==> amber <==
==> flow/design.v <==
`timescale 1ns / 1ps
module awstm(
        pps,
        tevt,
        evt,
        rst_n,
        clk
    );
    input pps;
    input [31:0] tevt;
    output [31:0] evt;
    input rst_n;
    input clk;
    reg r_pps, r_awspps;
    reg [26:0] r_tcyc;       
    reg [26:0] r_td;         
    reg [30:0] r_awstm;      
    reg [30:0] r_tmev_next;  
    reg [31:0] r_set_tmev;  
    reg [10:0] r_tcor;       
    reg [10:0] r_tcor_max;   
    reg r_pps_lock;          
    wire evt_pps;            
    parameter [26:0] p_cyc_per_sec  = 27'd9_999;   
    parameter [26:0] p_pps_to       = 27'd14_999;  
    parameter [30:0] p_awstm_max    = 31'd99_999;   
    assign evt = r_set_tmev;
    assign evt_pps = pps & ~r_pps;
    wire [26:0] td_abs;
    wire [25:0] tmp1_td_abs;
    wire [25:0] tmp2_td_abs;
    wire [10:0] tmp_tcor_max;
    assign td_abs = (r_td[26] ? (~r_td + 17'd1): r_td);
    genvar i;
    assign tmp1_td_abs[25] = td_abs[25];  
    generate 
        for(i = 24; i >= 0; i=i-1) begin :g_tmp1_td_abs
            assign tmp1_td_abs[i] = td_abs[i+1] | td_abs[i];  
        end 
    endgenerate
    assign tmp2_td_abs[25] = tmp1_td_abs[25];
    generate
        for(i = 24; i >= 0; i=i-1) begin: g_tmp2_td_abs
            assign tmp2_td_abs[i] = tmp1_td_abs[i+1] ^ tmp1_td_abs[i];
        end
    endgenerate
    assign tmp_tcor_max[2:0] = 3'b000;
    generate 
        for(i = 0; i < 7; i=i+1) begin: g_tmp_tcor_max
            assign tmp_tcor_max[i+3] = tmp2_td_abs[25-i]; 
        end
    endgenerate
    assign tmp_tcor_max[10] = (tmp1_td_abs[20] & !tmp2_td_abs[20] ? 1'b0 : 1'b1); 
    always @(posedge clk or negedge rst_n) begin
        if(rst_n == 1'b0) begin
            r_pps <= 1'b0;
            r_awspps <= 1'b0;
            r_pps_lock <= 1'b0;
            r_tcyc <= 27'd0;
            r_td <= 27'd0;
            r_tcor <= 11'd0;
            r_tcor_max <= 11'd1024;
            r_awstm <= 31'd0;
            r_tmev_next <= 31'd0;
            r_set_tmev <= 32'd0;
        end else begin
            r_pps <= pps;
            r_tcyc <= r_tcyc + 1;
            r_tcor_max <= tmp_tcor_max;
            if(r_tcor >= r_tcor_max) begin
                r_tcor <= 10'd0;
            end else begin
                r_tcor <= r_tcor + 1;
            end
            if(r_tcyc == p_cyc_per_sec) begin
                r_awspps <= 1'b1;
            end else begin
                r_awspps <= 1'b0;
            end
            if(evt_pps) begin
                r_pps_lock <= 1'b1;
                r_tcyc <= 27'd0;
                r_td <= r_td + p_cyc_per_sec + ~r_tcyc + 27'd1;
            end else begin
                if(r_tcyc == p_pps_to) begin  
                    r_pps_lock <= 1'b0;
                    r_tcyc <= (p_pps_to - p_cyc_per_sec);     
                end                
            end
            if(r_awstm >= p_awstm_max) begin
                r_awstm <= 31'd0;
            end else begin
                if(r_tcor == r_tcor_max) begin
                    if(r_td[26]) begin  
                        r_awstm <= r_awstm;
                        r_td <= r_td + 27'd1;
                    end else begin  
                        r_awstm <= r_awstm + 31'd2;
                        r_td <= r_td - 27'd1;
                    end
                end else begin
                    r_awstm <= r_awstm + 31'd1;
                end
            end
            if(r_tmev_next == r_awstm || (r_tmev_next + 31'd1) == r_awstm) begin
                r_set_tmev <= {r_pps_lock, r_awstm};
                r_tmev_next <= r_tmev_next + tevt;
            end
            if(r_tmev_next > p_awstm_max) begin
                r_tmev_next <= r_tmev_next + ~p_awstm_max + 31'd1;
            end             
        end
    end
endmodule
==> flow/run.sh <==
#!/bin/bash
# the make line also repeats each setting of config.mk as NAME=value (left out here)
make -C /OpenROAD-flow-scripts/flow DESIGN_CONFIG=/design/flow/config.mk WORK_HOME=/design/flow/orfs CLKGATE_MAP_FILE= finish
==> flow/config.mk <==
export PLATFORM = sky130hd
export DESIGN_NAME = awstm
export DESIGN_NICKNAME = awstm
export VERILOG_FILES = /design/flow/design.v
export SDC_FILE = /design/flow/constraint.sdc
export NUM_CORES = 4
export LEC_CHECK = 0
export ABC_AREA = 1
export CAP_MARGIN = 5
export CELL_PAD_IN_SITES_GLOBAL_PLACEMENT = 0
export CORE_ASPECT_RATIO = 0.5
export CORE_MARGIN = 2
export CORE_UTILIZATION = 33
export CTS_CLUSTER_DIAMETER = 250
export CTS_CLUSTER_SIZE = 99
export GPL_TIMING_DRIVEN = 0
export MIN_ROUTING_LAYER = met1
export PLACE_DENSITY_LB_ADDON = 0.07
export SETUP_SLACK_MARGIN = 0.55
export SLEW_MARGIN = 10
export TNS_END_PERCENT = 10
==> flow/constraint.sdc <==
create_clock -name core_clock -period 2.52 [get_ports {clk}]
set_input_delay 0.5040 -clock core_clock [delete_from_list [all_inputs] [get_ports {clk}]]
set_output_delay 0.5040 -clock core_clock [all_outputs]
set_load 0.01 [all_outputs]
==> sierra: changes against amber <==
- CORE_MARGIN: 2 -> 9
- CORE_UTILIZATION: 33 -> 27
- SETUP_SLACK_MARGIN: 0.55 -> -0.23
- TNS_END_PERCENT: 10 -> default
==> out/qor.log <==
INFO  routing        vias=15300
INFO  routing        wl_met1=26900um
INFO  critical_path  ff_to_ff_start=r_td[1]
INFO  grt            total_routing_usage_gr=15.9%
INFO  pwr            worst_ir_drop_vdd=569uV
INFO  sta            setup_total_negative_slack=-0.572ns
INFO  sta            pnr_worst_setup_slack=-0.0339ns
INFO  pwr            combinationalPowerShare=59.0%
INFO  pwr            netSwitchingFraction=49.5%
INFO  critical_path  critical_path_arrival=2.96ns
INFO  status         result_of_the_run=complete, but fails checks
INFO  sta            hold_viol_final=3
INFO  sta            report.final.setup_viol=38
INFO  sta            hold-worst-slack=-0.0176ns
INFO  status          layout.failed_checks=hold timing, setup timing
INFO  clock_tree     post_cts.repair.setup_buffers=15
(the above is from sierra)
==> out/qor.log <==
INFO  sta            hold-worst-slack=-0.0120ns
INFO  clock_tree     post_cts.repair.setup_buffers=72
INFO  sta            pnr_worst_setup_slack=-0.0252ns
INFO  pwr            worst_ir_drop_vdd=867uV
INFO  critical_path  ff_to_ff_start=r_td[26]
INFO  status         result_of_the_run=complete, but fails checks
INFO  sta            report.final.setup_viol=1
INFO  sta            hold_viol_final=6
INFO  status          layout.failed_checks=hold timing, setup timing
INFO  routing        wl_met1=25200um
(the above is from amber)
Power and IR drop assume default switching activity.
